run A:
==> flow/design.v (excerpt) <==
module comp_mult_top #(
parameter NO_MULT   = 4     ,  
parameter APB_BADDR = 0     ,  
parameter SYS_AW    = 16    ,  
parameter REG_DW    = 16       
)(
input                    clk         ,  
input                    rst_n       ,  
input      [ SYS_AW-1:0] apb_paddr   ,  
input                    apb_psel    ,  
input                    apb_penable ,  
input                    apb_pwrite  ,  
input      [REG_DW -1:0] apb_pwdata  ,  
output                   apb_pready  ,  
output reg [REG_DW -1:0] apb_prdata  ,  
output reg               apb_pslverr ,  
output reg               mem_ce      ,  
output reg               mem_we      ,  
output reg [SYS_AW -1:0] mem_addr    ,  
output reg [     8 -1:0] mem_wr_data ,  
input      [     8 -1:0] mem_rd_data    
);
clock: 8.58 ns
lec_check: 0
cap_margin: 40
core_margin: 2
core_utilization: 66
cts_cluster_diameter: 29
setup_slack_margin: 1.24
slew_margin: 20
run.sh (not shown) runs the stock make flow with config.mk's settings and CLKGATE_MAP_FILE=.
The final layout from run A, which completed every stage, passed the timing, DRC and antenna checks at the end of the flow.
Modified inputs, run B compared to run A
# run A
export LEC_CHECK = 0
export CAP_MARGIN = 40
export CORE_MARGIN = 2
export CORE_UTILIZATION = 66
export CTS_CLUSTER_DIAMETER = 29
export SETUP_SLACK_MARGIN = 1.24
export SLEW_MARGIN = 20
create_clock -name core_clock -period 8.58 [get_ports {clk}]
# run B
export LEC_CHECK = 0
export CAP_MARGIN = 20
export CORE_MARGIN = 2
export CORE_UTILIZATION = 40
export SLEW_MARGIN = 20
create_clock -name core_clock -period 11.4 [get_ports {clk}]
Run B finished all stages; the layout is clean.
Delta(count of non-filler cells in the finished layout, run B - run A) > 0
Higher register-to-register slack goes to run B over run A.
Run B ended with less power density over cell area than run A.
Run B ends up with a total global routing track utilization that is 14 points lower than in run A.
Total count of hold-check failures in the final report: run A vs run B identical
Run B: initial antenna violation count is 1 lower than what run A reported.
Lower arrival time reported for the critical path endpoint was reported by run A, not run B.
## Diff of input files: run C against run B
# run B
export LEC_CHECK = 0
export CAP_MARGIN = 20
export CORE_MARGIN = 2
export CORE_UTILIZATION = 40
export SLEW_MARGIN = 20
create_clock -name core_clock -period 11.4 [get_ports {clk}]
# run C
export LEC_CHECK = 0
export CAP_MARGIN = 20
export CORE_MARGIN = 2
export CORE_UTILIZATION = 40
export SLEW_MARGIN = 20
create_clock -name core_clock -period 9.39 [get_ports {clk}]
==> comparison <==
Run C ran to completion and came out clean on the timing, DRC and antenna checks.
Non-clock buffer count (higher): run C
Reported for run C and run B, final routed DRC violation total turned out identical to the last digit.
On area of the multi-input gates, run C and run B are basically level.
Diff run B..run C | gate count after technology mapping | unchanged
Summary: power, run C worse than run B

---

try-tundra:
comp_mult_top again, from the RTL that the note above started with.
clock: 10.0 ns
lec_check: 0
cap_margin: 20
core_margin: 2
core_utilization: 16
max_routing_layer: met4
min_routing_layer: met1
place_density_lb_addon: 0.21
slew_margin: 5
What try-lagoon does differently from try-tundra at the input level:
Settings: putting CTS_CLUSTER_DIAMETER at 334 where nothing was set; putting CELL_PAD_IN_SITES_GLOBAL_PLACEMENT at 2 where nothing was set; clearing PLACE_DENSITY_LB_ADDON, which used to be 0.21; swapping 20 for 15 in CAP_MARGIN; putting CTS_CLUSTER_SIZE at 41 where nothing was set; clearing MIN_ROUTING_LAYER, which used to be met1; clearing MAX_ROUTING_LAYER, which used to be met4; swapping 16 for 40 in CORE_UTILIZATION; swapping 5 for 20 in SLEW_MARGIN.
==> results <==
Measured against each other, try-lagoon and try-tundra differ in final weighted congestion in routability-driven placement, the lower figure coming from try-tundra. Sort try-lagoon and try-tundra by total power draw asc -> top: try-lagoon. The die span in x in try-lagoon sits 36% below the value recorded for try-tundra.
Modified inputs, try-harbor compared to try-lagoon
Settings: setting MIN_ROUTING_LAYER to met1 for the first time; setting MAX_ROUTING_LAYER to met5 for the first time; changing CORE_MARGIN from 2 to 9; changing CTS_CLUSTER_SIZE from 41 to 56; setting ABC_AREA to 1 for the first time; setting CORE_ASPECT_RATIO to 0.65 for the first time; removing CTS_CLUSTER_DIAMETER (formerly 334); changing CAP_MARGIN from 15 to 20; setting CELL_PAD_IN_SITES_DETAIL_PLACEMENT to 0 for the first time.
### Flow results
Changes observed in try-harbor relative to try-lagoon: number of cells produced by synthesis higher; net count after synthesis has increased; total count of hold-check failures in the final report level; die size shows an increase of about 21%.
try-harbor gives more sequential fraction of design power than try-lagoon did.
The lower hold slack came out of try-lagoon.
Higher tally of clock buffers in the finished layout goes to try-lagoon over try-harbor.
try-lagoon vs try-harbor, highest routing layer actually used: met4 vs met5
## Diff of input files: try-delta against try-harbor
Settings: CORE_UTILIZATION: 40 -> 16; CELL_PAD_IN_SITES_GLOBAL_PLACEMENT: 2 -> unset; ABC_AREA: 1 -> unset; PLACE_DENSITY_LB_ADDON: unset -> 0.04; MIN_ROUTING_LAYER: met1 -> met2; CTS_CLUSTER_SIZE: 56 -> unset; MAX_ROUTING_LAYER: met5 -> met4; CORE_ASPECT_RATIO: 0.65 -> unset; CELL_PAD_IN_SITES_DETAIL_PLACEMENT: 0 -> unset; CORE_MARGIN: 9 -> 2.
- Delta(combinational share of power, try-delta - try-harbor) > 0
- Number of sequential cells in the layout came out exactly the same in try-harbor and try-delta.
- Summary of try-delta over try-harbor: final wirelength now larger, routability congestion estimate went down by 17%, design internal power shows an increase of about 34%, global-route usage decreased 3.8 points.
- Re utilization: try-harbor and try-delta aren't equal, and the lower value belongs to try-delta.
- Measured against try-delta, the number of global-route vias before repair of try-harbor comes out at 0.73 times the reference value.
- Re met3 routing resource usage after global routing: try-harbor and try-delta aren't equal, and the lower value belongs to try-harbor.
Here is what was changed in the inputs of try-amber compared with try-delta.
Settings: CORE_ASPECT_RATIO newly set to 1.76; SLEW_MARGIN changed from 20 to 15; MAX_ROUTING_LAYER changed from met4 to met5; HOLD_SLACK_MARGIN newly set to 0.25; TNS_END_PERCENT newly set to 45; PLACE_DENSITY_LB_ADDON changed from 0.04 to 0.21.
==> comparison <==
The via count of the first global-routing pass of try-amber falls short of that of try-delta by about 7%.
try-amber vs. try-delta: via count went down by 120.
[compare] base=try-delta new=try-amber: pin count of the biggest net entering global routing went down; number of nets in the final layout roughly the same.
From try-delta to try-amber the numbers moved as follows: maximum frequency has increased; met1 routed wirelength after detailed routing has remained practically unchanged; minimum period implied by the final worst setup slack has decreased; half-perimeter wire length of the detailed placement result has decreased.
Re overall routing resource usage: try-amber and try-delta aren't equal, and the higher value belongs to try-delta.
Higher share of power burned in combinational logic goes to try-delta over try-amber.
Re endpoint required time on the critical path: try-amber and try-delta aren't equal, and the lower value belongs to try-amber.
Power figures rest on the tool's default switching activity, not on a simulated workload.
